## kosarka
module kosarka(
      input clk,                                            
      input rst,                                            
      input b0,b1,b2,b3,                                    
      input p0,p1,p2,                                       
      output a,b,c,d,e,f,g,dp,                              
      output [3:0] an                                       
    );
Size: ~1300 cells after synthesis, ~210 flip-flops, roughly 21 I/O pins.
clock: 6.56 ns
lec_check: 0
cap_margin: 20
core_margin: 2
core_utilization: 70
cts_cluster_diameter: 251
place_density: 0.67
slew_margin: 20
run.sh (not shown) runs the stock make flow with config.mk's settings and CLKGATE_MAP_FILE=.
The first run completed with no timing, DRC or antenna violations.
Then changed:
- CORE_UTILIZATION: 70 -> 71
- CTS_CLUSTER_DIAMETER: 251 -> not set
- PLACE_DENSITY: 0.67 -> not set
- PLACE_DENSITY_LB_ADDON: not set -> 0.09
- clock period: 6.56 -> 6.4 ns (I/O delays scaled with it)
Effect: Synthesized area stays the same; register-to-register slack got worse by 0.20 ns; power fell by about 2.8%; hold slack stays flat; wire length came out lower by about 7%; via count drops by about 1.8%; setup slack is better by 0.13 ns; cell count fell by 0.52%; flip-flop count stays the same.
Then changed:
- CORE_UTILIZATION: 71 -> 40
- PLACE_DENSITY_LB_ADDON: 0.09 -> not set
- SETUP_SLACK_MARGIN: not set -> 0.26
- clock period: 6.4 -> 7.18 ns (I/O delays scaled with it)
=>
- sequential power shrinks by roughly a tenth
- global-route usage goes down by 11 points
- cell area went up by a few percent
- worst setup slack improved by 0.32 ns
- routed wire length increases by a few percent
- utilization fell by 33 points
- sequential share of layout area falls by 1.7 points
- clock power increases by a quarter to a third
- flip-flop count does not change
Then changed:
- CORE_UTILIZATION: 40 -> 58
- SETUP_SLACK_MARGIN: 0.26 -> not set
- TNS_END_PERCENT: not set -> 70
- clock period: 7.18 -> 7.88 ns (I/O delays scaled with it)
After rerunning: The new run passed the timing, design-rule and antenna checks. Worst hold slack gets better by 0.0069 ns. Via count is higher slightly. Power is lower by about a fifth. Non-clock buffer count is lower by 3. Final cell count is lower by a little under a tenth. Utilization is higher by 19 points. Design area is lower by a few percent. Wire length is lower slightly. Sequential share of layout area is higher by 1.2 points. Setup slack gets better by 0.40 ns.

========
job 8522:
The RTL this note starts from:
==> flow/design.v <==
`timescale 1ns / 1ps
module bcd(clk, rst, broj, desetice, jedinice);
   input clk;                                               
   input rst;                                               
   input  [7:0] broj;                                       
   output reg [3:0] desetice;                               
   output reg [3:0] jedinice;                               
   reg [15:0] shift;                                        
   reg [3:0] i;                                             
   reg [15:0] t;                                            
   always @(posedge clk)
   begin
      if (rst)
         i <= 4'd0;
      else
      begin
         t = shift;
         if (i == 0)                                        
         begin
            t[15:8] = 8'd0;
            t[7:0] = broj;
         end
         if (i < 8)                                         
         begin
            if (t[11:8] >= 5)                               
               t[11:8] = t[11:8] + 4'd3;                    
            if (t[15:12] >= 5)                              
               t[15:12] = t[15:12] + 4'd3;                  
            t = t << 1;                                     
            shift <= t;
            i <= i + 4'd1;
         end
         else                                               
         begin
            desetice <= shift[15:12];
            jedinice <= shift[11:8];
            i <= 4'd0;
         end
      end
   end
endmodule
`timescale 1ns / 1ps
module kosarka(
      input clk,                                            
      input rst,                                            
      input b0,b1,b2,b3,                                    
      input p0,p1,p2,                                       
      output a,b,c,d,e,f,g,dp,                              
      output [3:0] an                                       
    );
localparam [16:0] DIV_D = 17'd25;                           
localparam [28:0] DIV_V = 29'd500;                          
reg clkD,clkV;                                              
reg [16:0] brojacD;                                         
reg [28:0] brojacV;                                         
reg [7:0] vremeA,vremeB,rezulA,rezulB;                      
reg [3:0] displej;                                          
reg [6:0] s_seg;                                            
reg [3:0] cifra;                                            
reg stop;                                                   
wire [3:0] vremeAdesetice, vremeAjedinice, vremeBdesetice, vremeBjedinice;   
wire [3:0] rezulAdesetice, rezulAjedinice, rezulBdesetice, rezulBjedinice;   
reg stanjeB0, stanjeB1, stanjeB2, stanjeB3;                 
bcd bcd_vremeA(clk, rst, vremeA, vremeAdesetice, vremeAjedinice);
bcd bcd_vremeB(clk, rst, vremeB, vremeBdesetice, vremeBjedinice);            
bcd bcd_rezulA(clk, rst, rezulA, rezulAdesetice, rezulAjedinice);
bcd bcd_rezulB(clk, rst, rezulB, rezulBdesetice, rezulBjedinice);
wire tickD = (brojacD == DIV_D) && !clkD;                   
wire tickV = (brojacV == DIV_V) && !clkV;                   
reg n_stop, n_s0, n_s1, n_s2, n_s3;
reg [7:0] n_rezulA, n_rezulB;
reg [3:0] n_displej, n_cifra;
always @(*)
   begin
      n_stop = stop;
      n_s0 = stanjeB0; n_s1 = stanjeB1; n_s2 = stanjeB2; n_s3 = stanjeB3;
      n_rezulA = rezulA; n_rezulB = rezulB;
      n_displej = displej; n_cifra = cifra;
      if(vremeA==0 && vremeB==0)                            
         n_stop = 1'b1;                                     
      case({p2,cifra})
         5'b00111: begin n_displej = vremeBjedinice; n_cifra = 4'b1110; end
         5'b01110: begin n_displej = vremeBdesetice; n_cifra = 4'b1101; end   
         5'b01101: begin n_displej = vremeAjedinice; n_cifra = 4'b1011; end
         5'b01011: begin n_displej = vremeAdesetice; n_cifra = 4'b0111; end
         5'b10111: begin n_displej = rezulBjedinice; n_cifra = 4'b1110; end
         5'b11110: begin n_displej = rezulBdesetice; n_cifra = 4'b1101; end   
         5'b11101: begin n_displej = rezulAjedinice; n_cifra = 4'b1011; end
         5'b11011: begin n_displej = rezulAdesetice; n_cifra = 4'b0111; end
         default: ;
      endcase
      if(b0 == 1'b1)
         n_s0 = 1'b1;                                       
      if(n_s0==1'b1 && b0 == 1'b0)                          
      begin
         n_stop = ~n_stop;                                  
         n_s0 = 1'b0;
      end
      if(b1 == 1'b1)
         n_s1 = 1'b1;                                       
      if(n_s1==1'b1 && b1 == 1'b0)
      begin
         case({p1,p0})
            2'b00: n_rezulB = n_rezulB+8'd3;                
            2'b01: n_rezulB = n_rezulB-8'd3;
            2'b10: n_rezulA = n_rezulA+8'd3;
            2'b11: n_rezulA = n_rezulA-8'd3;
         endcase
         n_s1 = 1'b0;
      end
      if(b2 == 1'b1)
         n_s2 = 1'b1;                                       
      if(n_s2==1'b1 && b2 == 1'b0)
      begin
         case({p1,p0})
            2'b00: n_rezulB = n_rezulB+8'd2;                
            2'b01: n_rezulB = n_rezulB-8'd2;
            2'b10: n_rezulA = n_rezulA+8'd2;
            2'b11: n_rezulA = n_rezulA-8'd2;
         endcase
         n_s2 = 1'b0;
      end
      if(b3 == 1'b1)
         n_s3 = 1'b1;                                       
      if(n_s3==1'b1 && b3 == 1'b0)
      begin
         case({p1,p0})
            2'b00: n_rezulB = n_rezulB+8'd1;                
            2'b01: n_rezulB = n_rezulB-8'd1;
            2'b10: n_rezulA = n_rezulA+8'd1;
            2'b11: n_rezulA = n_rezulA-8'd1;
         endcase
         n_s3 = 1'b0;
      end
   end
always @(posedge clk)
   begin
      if (rst)
      begin
         clkD <= 1'b0; clkV <= 1'b0;
         brojacD <= 17'd0; brojacV <= 29'd0;
         vremeA <= 8'd40; vremeB <= 8'd0;                   
         rezulA <= 8'd0; rezulB <= 8'd0;
         displej <= 4'b0110;
         s_seg <= 7'd0;
         cifra <= 4'b1110;
         stop <= 1'b1;
         stanjeB0 <= 1'b0; stanjeB1 <= 1'b0; stanjeB2 <= 1'b0; stanjeB3 <= 1'b0;
      end
      else
      begin
         if(brojacD==DIV_D)                                 
         begin
            clkD <= ~clkD;
            brojacD <= 17'd1;
         end
         else
            brojacD <= brojacD+17'd1;
         if(brojacV==DIV_V)                                 
         begin
            clkV <= ~clkV;
            brojacV <= 29'd1;
         end
         else
            brojacV <= brojacV+29'd1;
         case(displej)
            4'd0 : s_seg <= 7'b1000000;                     
            4'd1 : s_seg <= 7'b1111001;                     
            4'd2 : s_seg <= 7'b0100100;                     
            4'd3 : s_seg <= 7'b0110000;                     
            4'd4 : s_seg <= 7'b0011001;                     
            4'd5 : s_seg <= 7'b0010010;                     
            4'd6 : s_seg <= 7'b0000010;                     
            4'd7 : s_seg <= 7'b1111000;                     
            4'd8 : s_seg <= 7'b0000000;                     
            4'd9 : s_seg <= 7'b0010000;                     
            default : s_seg <= 7'b1000000;                  
         endcase
         if (tickV)                                         
         begin
            if(stop==0)                                     
            begin
               if(vremeB==0)                                
               begin
                  vremeB <= 8'd59;                          
                  vremeA <= vremeA-8'd1;                    
               end
               else
                  vremeB <= vremeB-8'd1;
            end
         end
         if (tickD)                                         
         begin
            stop <= n_stop;
            stanjeB0 <= n_s0; stanjeB1 <= n_s1; stanjeB2 <= n_s2; stanjeB3 <= n_s3;
            rezulA <= n_rezulA; rezulB <= n_rezulB;
            displej <= n_displej;
            cifra <= n_cifra;
         end
      end
   end
assign an = cifra;
assign {g, f, e, d, c, b, a} = s_seg;                       
assign dp = 1'b1;                                           
endmodule
Settings: LEC_CHECK=0, ABC_AREA=1, CAP_MARGIN=20, CORE_MARGIN=2, CORE_UTILIZATION=72, CTS_CLUSTER_DIAMETER=26, CTS_CLUSTER_SIZE=39, PLACE_DENSITY=0.95, SETUP_SLACK_MARGIN=0.64, SLEW_MARGIN=20; clock period 3.99 ns.
Job 8522 never completed; the flow aborted with a tool error in global routing (5_1_grt).
#### Input delta (job 310 over job 8522)
# job 8522
export LEC_CHECK = 0
export ABC_AREA = 1
export CAP_MARGIN = 20
export CORE_MARGIN = 2
export CORE_UTILIZATION = 72
export CTS_CLUSTER_DIAMETER = 26
export CTS_CLUSTER_SIZE = 39
export PLACE_DENSITY = 0.95
export SETUP_SLACK_MARGIN = 0.64
export SLEW_MARGIN = 20
create_clock -name core_clock -period 3.99 [get_ports {clk}]
# job 310
export LEC_CHECK = 0
export CAP_MARGIN = 20
export CORE_MARGIN = 2
export CORE_UTILIZATION = 40
export SLEW_MARGIN = 20
create_clock -name core_clock -period 10.0 [get_ports {clk}]
- Job 310: done, clean on timing, DRC and antenna
- [compare] base=job 8522 new=job 310: H-tree level count went down, post-synthesis net count went down, routability-driven placement congestion ratio went down, number of hold buffers added after CTS did not really move.
- Simple-gate area share of the yosys netlist, job 310 and job 8522: higher on job 8522
- Compared with job 8522, job 310 shows width of the chip that has gone up by more than a quarter.
- Looking at number of cells in the yosys synthesis report, job 310 sits 172 below job 8522.
Here is what was changed in the inputs of job 2141 compared with job 310.
# job 310
export LEC_CHECK = 0
export CAP_MARGIN = 20
export CORE_MARGIN = 2
export CORE_UTILIZATION = 40
export SLEW_MARGIN = 20
create_clock -name core_clock -period 10.0 [get_ports {clk}]
# job 2141
export LEC_CHECK = 0
export CAP_MARGIN = 20
export CORE_MARGIN = 2
export CORE_UTILIZATION = 70
export CTS_CLUSTER_SIZE = 30
export SLEW_MARGIN = 20
create_clock -name core_clock -period 5.64 [get_ports {clk}]
==> comparison <==
In job 2141 the clock share of power turned out 3.7 points lower than in job 310.
NOTE: final worst hold slack in job 2141 exceeds that of job 310
Job 2141 against job 310: total power went up; area share of buffers outside the clock network went up; die area went down; final critical-path share of the clock period went up.
Relative to job 310, the final design area excluding fillers measured on job 2141 has decreased slightly.
Input changes introduced in job 1926 (baseline for comparison: job 2141):
# job 2141
export LEC_CHECK = 0
export CAP_MARGIN = 20
export CORE_MARGIN = 2
export CORE_UTILIZATION = 70
export CTS_CLUSTER_SIZE = 30
export SLEW_MARGIN = 20
create_clock -name core_clock -period 5.64 [get_ports {clk}]
# job 1926
export LEC_CHECK = 0
export ABC_AREA = 1
export CAP_MARGIN = 20
export CORE_MARGIN = 2
export CORE_UTILIZATION = 72
export CTS_CLUSTER_SIZE = 10
export SETUP_SLACK_MARGIN = 1.11
export SLEW_MARGIN = 20
create_clock -name core_clock -period 3.99 [get_ports {clk}]
[summary]
For job 1926, the library cell contributing the largest single delay on the critical path was sky130_fd_sc_hd__ha_1, unlike job 2141, where it was sky130_fd_sc_hd__fa_1. Job 2141 → job 1926: number of post-CTS setup repair buffers climbed 27; portion of the clock cycle consumed by the worst path in the final layout climbed 0.64 points; first-pass GRT wire length climbed about 20%; post-route met1 wirelength climbed about 18%. The post-synthesis share of cell area spent on xor and xnor gates number comes out lower for job 1926 vs job 2141. Via total after detailed routing in job 1926 vs job 2141: up 2,519.
> inputs changed (job 1926 -> job 5317)
# job 1926
export LEC_CHECK = 0
export ABC_AREA = 1
export CAP_MARGIN = 20
export CORE_MARGIN = 2
export CORE_UTILIZATION = 72
export CTS_CLUSTER_SIZE = 10
export SETUP_SLACK_MARGIN = 1.11
export SLEW_MARGIN = 20
create_clock -name core_clock -period 3.99 [get_ports {clk}]
# job 5317
export LEC_CHECK = 0
export ABC_AREA = 1
export CAP_MARGIN = 20
export CORE_MARGIN = 2
export CORE_UTILIZATION = 72
export CTS_CLUSTER_DIAMETER = 29
export CTS_CLUSTER_SIZE = 39
export PLACE_DENSITY = 0.95
export SETUP_SLACK_MARGIN = 0.64
export SLEW_MARGIN = 20
create_clock -name core_clock -period 3.99 [get_ports {clk}]
Findings:
Re worst-case setup slack after placement: job 5317 is 5.3 ps up on job 1926.
Number of register bits inferred by synthesis came out exactly the same in job 1926 and job 5317.
Job 5317 got as far as global routing (5_1_grt), where a tool error ended the run.
From job 1926 to job 5317 the numbers moved as follows: placeable core area has remained practically unchanged, post-CTS setup repair buffer count has decreased.

========
Setup of build 81:
// kosarka: RTL as listed in full above, without the edits since
==> flow/config.mk <==
export PLATFORM = sky130hd
export DESIGN_NAME = kosarka
export DESIGN_NICKNAME = kosarka
export VERILOG_FILES = /design/flow/design.v
export SDC_FILE = /design/flow/constraint.sdc
export NUM_CORES = 4
export LEC_CHECK = 0
export ABC_AREA = 0
export CAP_MARGIN = 30
export CELL_PAD_IN_SITES_DETAIL_PLACEMENT = 2
export CELL_PAD_IN_SITES_GLOBAL_PLACEMENT = 3
export CORE_ASPECT_RATIO = 1.19
export CORE_MARGIN = 2
export CORE_UTILIZATION = 21
export CTS_CLUSTER_SIZE = 20
export GPL_ROUTABILITY_DRIVEN = 1
export HOLD_SLACK_MARGIN = 0.01
export MAX_ROUTING_LAYER = met4
export MIN_ROUTING_LAYER = met2
export PLACE_DENSITY_LB_ADDON = 0.04
export SLEW_MARGIN = 25
export TNS_END_PERCENT = 15
==> flow/constraint.sdc <==
create_clock -name core_clock -period 7.27 [get_ports {clk}]
set_input_delay 1.4540 -clock core_clock [delete_from_list [all_inputs] [get_ports {clk}]]
set_output_delay 1.4540 -clock core_clock [all_outputs]
set_load 0.01 [all_outputs]
Every stage of the flow completed for build 81, and the final layout passed the timing, design-rule and antenna checks.
Relative to build 81, the following input files were edited for build 45:
- CTS_CLUSTER_SIZE: 20 -> 15
- TNS_END_PERCENT: 15 -> unset
- CELL_PAD_IN_SITES_DETAIL_PLACEMENT: 2 -> unset
- MIN_ROUTING_LAYER: met2 -> unset
- CELL_PAD_IN_SITES_GLOBAL_PLACEMENT: 3 -> unset
- HOLD_SLACK_MARGIN: 0.01 -> unset
- CAP_MARGIN: 30 -> 20
- PLACE_DENSITY_LB_ADDON: 0.04 -> unset
- SLEW_MARGIN: 25 -> 40
- CORE_ASPECT_RATIO: 1.19 -> unset
- CORE_UTILIZATION: 21 -> 72
- GPL_ROUTABILITY_DRIVEN: 1 -> unset
- SETUP_SLACK_MARGIN: unset -> 0.53
- MAX_ROUTING_LAYER: met4 -> unset
- PLACE_DENSITY: unset -> 0.95
- the clock period (ns, I/O delays scaled along): 7.27 -> 3.99
[summary]
- For core area, dividing the value from build 81 by the value from build 45 gives 3.5.
- Tool error GRT-0232 stopped build 45 during 5_1_grt; no final results.
- Build 81 → build 45: pre-CTS setup slack moved down; total die area moved down; total CTS buffers moved down.
- Re synthesized cell count: no difference whatsoever between build 81 and build 45.
- Against build 81, cell count after placement in build 45 fell by more than 10%.
- Summary: HPWL after detailed placement, build 45 better than build 81
- [compare] base=build 81 new=build 45: maximum buffer depth of the clock tree held steady, hold buffer count at cts held steady, area fraction in and, or, nand and nor cells after synthesis held steady, post-place instance area grew by 1.2%.
diff inputs: build 45 => build 26
- PLACE_DENSITY_LB_ADDON now 0.09, previously not set
- CTS_CLUSTER_SIZE now 39, was 15
- CORE_UTILIZATION now 71, was 72
- HOLD_SLACK_MARGIN now 0.28, previously not set
- CAP_MARGIN now 0, was 20
- SLEW_MARGIN now 20, was 40
- ABC_AREA now 1, was 0
- PLACE_DENSITY no longer set, was 0.95
==> comparison <==
- Going from build 45 to build 26, number of setup buffers added after CTS shrinks by 18.
- For total cells reported by yosys after synthesis, dividing the value from build 26 by the value from build 45 gives 1.13.
- When the final numbers for build 26 and build 45 were put side by side, the synthesized net count turned out to be smaller in build 45.
- Re post-synthesis share of cell area spent on and-or and or-and gates: build 26 and build 45 aren't equal, and the higher value belongs to build 45.
- The higher post-synthesis cell count came out of build 26.
- Sort build 26 and build 45 by die outline width asc -> top: build 45
- Build 26 against build 45: die area saw an increase, area after synthesis saw a decrease, post-placement cell area saw a decrease, share of synthesized cell area in and, or, nand and nor gates saw an increase.
- Build 26 was carried through to the last stage, and its layout satisfied the timing, design-rule and antenna checks.
The following lists how build 3 was set up differently from build 26:
- HOLD_SLACK_MARGIN removed (was 0.28)
- CTS_CLUSTER_SIZE removed (was 39)
- PLACE_DENSITY_LB_ADDON removed (was 0.09)
- SETUP_SLACK_MARGIN removed (was 0.53)
- CAP_MARGIN changed from 0 to 20
- ABC_AREA removed (was 1)
- CORE_UTILIZATION changed from 71 to 57
- the clock period (ns, I/O delays scaled along) changed from 3.99 to 4.06
## What came out
No crash in build 3: every stage finished, but the layout fails its final checks due to setup timing. The number of cells on the worst hold path in build 3 sits 1 above the value recorded for build 26. The worst setup slack of build 3 falls short of that of build 26 by 0.56 ns. From build 26 to build 3 the numbers moved as follows: number of gates on the worst path with buffers counted now sits lower, synthesized cell count went down 12%, number of placed cells counting well taps now sits lower. Delta (build 3 minus build 26): basic-gate share of the synthesized area counting and, or, nand and nor cells decreased by 2.0 points relative to the old numbers; via total after detailed routing shrank by about 12%; switching power of the nets decreased 110 uW. Clock share of power in build 3 is 2.2 points above build 26. Across both runs, number of global-route vias before repair was lower for build 3 than for build 26. Build 3 falls short of build 26 in synthesized area.
No activity file was given, so power comes from the tool's default toggle rates.
